Setup of v37:
==> flow/design.v <==
module mp2 #(
    parameter CLK_FREQ = 12000000,
    parameter INTERVAL = CLK_FREQ / 360
)(
    input logic clk,
    input logic rst,
    output logic RGB_R,
    output logic RGB_G,
    output logic RGB_B
);
    logic [31:0] counter;
    logic [8:0] hue;
    logic [7:0] pwm_r, pwm_g, pwm_b;
    logic [7:0] pwm_counter;
    always_ff @(posedge clk) begin
        if (rst) begin
            counter <= 0;
            hue <= 0;
        end
        else if (counter >= INTERVAL)
        begin
            counter <= 0;
            hue <= (hue >= 359) ? 0 : hue + 1;
        end
        else
        begin
            counter <= counter + 1;
        end
    end
    always_comb begin
        pwm_r = (hue < 60) ? 255 :
                (hue < 120) ? (255 * (120 - hue) / 60) :
                (hue < 180) ? 0 :
                (hue < 240) ? 0 :
                (hue < 300) ? (255 * (hue - 240) / 60) :
                255;
        pwm_g = (hue < 60) ? (255 * (hue - 0) / 60) :
                (hue < 180) ? 255 :
                (hue < 240) ? (255 * (240 - hue) / 60) :
                0;
        pwm_b = (hue < 120) ? 0 :
                (hue < 180) ? (255 * (hue - 120) / 60) :
                (hue < 300) ? 255 :
                (hue < 360) ? (255 * (360 - hue) / 60) :
                0;
    end
    always_ff @(posedge clk) begin
        if (rst) pwm_counter <= 0;
        else pwm_counter <= pwm_counter + 1;
    end
    assign {RGB_R, RGB_G, RGB_B} = {pwm_counter < pwm_r, pwm_counter < pwm_g, pwm_counter < pwm_b};
endmodule
clock: 16.1 ns
lec_check: 0
abc_area: 1
cap_margin: 20
core_margin: 2
core_utilization: 72
cts_cluster_size: 58
hold_slack_margin: -0.09
place_density: 0.73
setup_slack_margin: 4.56
slew_margin: 20
tns_end_percent: 5
run.sh (not shown) runs the stock make flow with config.mk's settings and CLKGATE_MAP_FILE=.
Relative to v37, the following input files were edited for v54:
Settings: HOLD_SLACK_MARGIN no longer set, was -0.09; CTS_CLUSTER_SIZE no longer set, was 58; TNS_END_PERCENT no longer set, was 5; SETUP_SLACK_MARGIN no longer set, was 4.56; CORE_UTILIZATION now 54, was 72; PLACE_DENSITY no longer set, was 0.73; ABC_AREA no longer set, was 1; the clock period (ns, I/O delays scaled along) now 22.0, was 16.1.
Results
- Run comparison: v54 cell with the largest stage delay on the worst path sky130_fd_sc_hd__dfxtp_1; v37 cell with the largest stage delay on the worst path sky130_fd_sc_hd__fa_1
- The worst slack on hold paths in v54 sits 0.0088 ns above the value recorded for v37.
- Global routing met3 resource utilization (v54 over v37): decrease, 4.3 points
- v54 vs v37 — count of non-filler cells in the finished layout dropped 424.
- Going from v37 to v54, the detail-routed via count per cell was found to have gone down by 0.53.
- Comparing v37 and v54, total wire length is lower on v54.
- | total met3 wirelength after detailed routing | v54 vs v37 | 64% lower |
- v54 ends up with lower sequential power than v37 does.
- Both conditions hold for v54: the flow ran to the end and the final layout passed the timing, DRC and antenna checks.
- Via total after detailed routing for v54 is lower than for v37.
- Between v37 and v54, data required time at the worst endpoint increased.
Input-level comparison between v31 and v54:
Settings: CORE_UTILIZATION: 54 -> 72; CTS_CLUSTER_DIAMETER: unset -> 397; PLACE_DENSITY: unset -> 0.42; the clock period (ns, I/O delays scaled along): 22.0 -> 12.8.
[summary]
- For area figure in the yosys stat output, v54 and v31 come out practically identical.
- Horizontal die size (v31 vs. v54) decreases by more than 10%
- In v31 relative to v54, number of placement rows had gone down by more than 10%.
- v31 is listed as incomplete: the tool reported an error in 4_1_cts and the run ended there.
- v54 -> v31: adder-cell area share of the yosys netlist flat
Inputs modified between v31 and v17:
Settings: PLACE_DENSITY removed (was 0.42); CORE_UTILIZATION changed from 72 to 65; CTS_CLUSTER_DIAMETER removed (was 397); CTS_CLUSTER_SIZE newly set to 93; ABC_AREA newly set to 1; the clock period (ns, I/O delays scaled along) changed from 12.8 to 12.2.
- The lower total half-perimeter wirelength after legalization and detailed placement of v31 and v17 is in v17.
- Pre-CTS setup slack in v17 is 0.43 ns above v31.
- Between v31 and v17, the multiplexer share of the synthesized area is lower for v17.
- The log for v17 ends in 5_1_grt with error GRT-0232, so the run never completed.
- Mean area per synthesized cell: v17 vs v31 down about 14%

Starts from the design.v that is shown in full above.
clock: 30.0 ns
lec_check: 0
abc_area: 1
cap_margin: 40
cell_pad_in_sites_global_placement: 1
core_margin: 2
core_utilization: 68
hold_slack_margin: 0.14
place_density_lb_addon: 0.02
setup_slack_margin: 0.32
slew_margin: 5
tns_end_percent: 45
The baseline ended with an error in 3_1_place_gp_skip_io.
Next try:
- ABC_AREA: 1 -> default
- CAP_MARGIN: 40 -> 20
- CELL_PAD_IN_SITES_GLOBAL_PLACEMENT: 1 -> default
- CORE_UTILIZATION: 68 -> 57
- CTS_CLUSTER_DIAMETER: default -> 319
- CTS_CLUSTER_SIZE: default -> 100
- HOLD_SLACK_MARGIN: 0.14 -> default
- PLACE_DENSITY_LB_ADDON: 0.02 -> default
- SETUP_SLACK_MARGIN: 0.32 -> default
- SLEW_MARGIN: 5 -> 20
- TNS_END_PERCENT: 45 -> 5
Effect:
- This time the run finished with timing, DRC and antenna clean
- synthesized cell count drops by 15%
- die area climbs by 17%
- area after synthesis drops by 1.6%
Next try:
- CORE_MARGIN: 2 -> 8
- CORE_UTILIZATION: 57 -> 49
- CTS_CLUSTER_DIAMETER: 319 -> 385
- CTS_CLUSTER_SIZE: 100 -> default
- PLACE_DENSITY_LB_ADDON: default -> 0.3
- SETUP_SLACK_MARGIN: default -> -0.58
- TNS_END_PERCENT: 5 -> default
After rerunning: Total power falls by 0.97%; non-clock buffer count falls by 4; synthesized area does not change; routed wire length falls by 1.6%; core utilization falls by 8.2 points; die size rises by 31%.

== job 921 ==
Starts from the design.v that is shown in full above.
export LEC_CHECK = 0
export ABC_AREA = 1
export CAP_MARGIN = 20
export CELL_PAD_IN_SITES_GLOBAL_PLACEMENT = 1
export CORE_MARGIN = 2
export CORE_UTILIZATION = 35
export CTS_CLUSTER_DIAMETER = 319
export CTS_CLUSTER_SIZE = 100
export SETUP_SLACK_MARGIN = 5.0
export SLEW_MARGIN = 20
export TNS_END_PERCENT = 10
create_clock -name core_clock -period 30.0 [get_ports {clk}]
Relative to job 921, the following input files were edited for job 3155:
Settings: CORE_UTILIZATION: 35 -> 72; CELL_PAD_IN_SITES_GLOBAL_PLACEMENT: 1 -> unset; CTS_CLUSTER_SIZE: 100 -> 98; TNS_END_PERCENT: 10 -> 5; CTS_CLUSTER_DIAMETER: 319 -> 385; ABC_AREA: 1 -> unset; SETUP_SLACK_MARGIN: 5.0 -> -0.58; CORE_MARGIN: 2 -> 8; PLACE_DENSITY_LB_ADDON: unset -> 0.3.
[summary]
- The final layout from job 3155, which completed every stage, passed the timing, DRC and antenna checks at the end of the flow.
- Job 921: no failed stages, no open violations at the end
- Cell area after layout on job 3155 is ahead of job 921.
- In the metrics for job 921 and job 3155, the one carrying the lower share of power burned in combinational logic is job 921.
- The via count of job 3155 was superior to that of job 921.
- Wire length on met2 delta for job 3155 relative to job 921: 5.8% lower
- Sum of routed wire length over all layers for job 3155: about 6% down relative to job 921
- Top layer reached by signal wires: met4 -> job 921, met5 -> job 3155
- Looking only at total power divided by cell area, and setting everything else aside, the lower value of job 921 and job 3155 goes to job 921.
The following lists how job 7867 was set up differently from job 3155:
Settings: removing TNS_END_PERCENT (formerly 5); setting PLACE_DENSITY to 0.46 for the first time; changing CTS_CLUSTER_SIZE from 98 to 92; removing PLACE_DENSITY_LB_ADDON (formerly 0.3).
Results
The maximum frequency of job 3155 and that of job 7867 are within noise of each other. Of job 7867 and job 3155, it is job 7867 that has the lower total internal power. On final wirelength, job 7867 tracks job 3155 almost exactly. Between job 7867 and job 3155, the clock distribution area overhead in the final layout figures differ only marginally. Job 3155 -> job 7867: global-route met2 utilization flat. Job 7867 against job 3155: final critical delay including setup and external delays increased by 0.062 ns relative to the old numbers, final clock period utilization by the worst path went up 0.21 points, met3 layer wire length in the routed design now sits lower, pin count of the biggest net entering global routing now sits lower.

RTL: the design.v shown in full above, as it stands there.
make LEC_CHECK=0 CAP_MARGIN=15 CELL_PAD_IN_SITES_DETAIL_PLACEMENT=0 CELL_PAD_IN_SITES_GLOBAL_PLACEMENT=1 CORE_MARGIN=6 CORE_UTILIZATION=40 CTS_CLUSTER_DIAMETER=72 GPL_ROUTABILITY_DRIVEN=1 GPL_TIMING_DRIVEN=1 HOLD_SLACK_MARGIN=0.2 MAX_ROUTING_LAYER=met5 MIN_ROUTING_LAYER=met2 PLACE_DENSITY=0.57 SLEW_MARGIN=20 TNS_END_PERCENT=40 finish   # period 30.0 ns
The first run passed the timing, DRC and antenna checks.
Edit:
==> flow/config.mk (replaced) <==
export PLATFORM = sky130hd
export DESIGN_NAME = mp2
export DESIGN_NICKNAME = mp2
export VERILOG_FILES = /design/flow/design.v
export SDC_FILE = /design/flow/constraint.sdc
export NUM_CORES = 4
export LEC_CHECK = 0
export ABC_AREA = 0
export CAP_MARGIN = 20
export CELL_PAD_IN_SITES_GLOBAL_PLACEMENT = 1
export CORE_MARGIN = 2
export CORE_UTILIZATION = 35
export CTS_CLUSTER_DIAMETER = 319
export CTS_CLUSTER_SIZE = 100
export PLACE_DENSITY = 0.91
export SLEW_MARGIN = 20
export TNS_END_PERCENT = 10
After rerunning:
- synthesized cell count does not change
- worst hold slack got worse by 0.0058 ns
- setup slack improved by 0.32 ns
- clock power rises by about 11%
- sequential power stays flat
- first-iteration DRC count falls by 62%
- die area rises by 6.0%
- count of clock-buffer cells in the layout rises by 1
- via count falls by 28%
- clock skew rises by 0.0032 ns
- cell area stays flat
Edit:
--- a/flow/config.mk
+++ b/flow/config.mk
@@ -9,3 +9,3 @@
 export CAP_MARGIN = 20
-export CELL_PAD_IN_SITES_GLOBAL_PLACEMENT = 1
+export CELL_PAD_IN_SITES_GLOBAL_PLACEMENT = 3
 export CORE_MARGIN = 2
@@ -14,3 +14,4 @@
 export CTS_CLUSTER_SIZE = 100
-export PLACE_DENSITY = 0.91
+export PLACE_DENSITY = 0.46
+export SETUP_SLACK_MARGIN = 5.0
 export SLEW_MARGIN = 20
The changed run completed without violations.
Register-to-register slack loses 0.07 ns.
Sequential share of layout area stays flat.
Count of clock-buffer cells in the layout shrinks by 1.
Wire length went up by 17%.
Critical path depth stays the same.
Power grows by 2.6%.
Setup slack loses 0.27 ns.
Design area climbs by 0.33%.
Clock skew increases by 0.0079 ns.
Die area does not change.
Fmax went down by 1.2%.
Edit:
==> flow/config.mk (replaced) <==
export PLATFORM = sky130hd
export DESIGN_NAME = mp2
export DESIGN_NICKNAME = mp2
export VERILOG_FILES = /design/flow/design.v
export SDC_FILE = /design/flow/constraint.sdc
export NUM_CORES = 4
export LEC_CHECK = 0
export ABC_AREA = 1
export CAP_MARGIN = 20
export CELL_PAD_IN_SITES_GLOBAL_PLACEMENT = 3
export CORE_MARGIN = 2
export CORE_UTILIZATION = 68
export CTS_CLUSTER_DIAMETER = 56
export CTS_CLUSTER_SIZE = 14
export HOLD_SLACK_MARGIN = 0.14
export PLACE_DENSITY_LB_ADDON = 0.02
export SETUP_SLACK_MARGIN = 0.32
export SLEW_MARGIN = 5
export TNS_END_PERCENT = 45
=> The new run stopped in global placement without I/O (3_1_place_gp_skip_io). Area after synthesis rises slightly. Synthesized cell count rises by about a fifth. Die size falls by well over a third.
Edit:
==> flow/config.mk (replaced) <==
export PLATFORM = sky130hd
export DESIGN_NAME = mp2
export DESIGN_NICKNAME = mp2
export VERILOG_FILES = /design/flow/design.v
export SDC_FILE = /design/flow/constraint.sdc
export NUM_CORES = 4
export LEC_CHECK = 0
export CAP_MARGIN = 15
export CELL_PAD_IN_SITES_DETAIL_PLACEMENT = 0
export CORE_MARGIN = 2
export CORE_UTILIZATION = 40
export GPL_ROUTABILITY_DRIVEN = 1
export GPL_TIMING_DRIVEN = 0
export MIN_ROUTING_LAYER = met2
export PLACE_DENSITY_LB_ADDON = 0.09
export SLEW_MARGIN = 5
Effect: The changed run finished with DRC left. Synthesized area came out lower slightly. Die size came out higher by well over a third. Synthesized cell count came out lower by about a fifth.
Power is estimated from default activity; no workload was simulated.
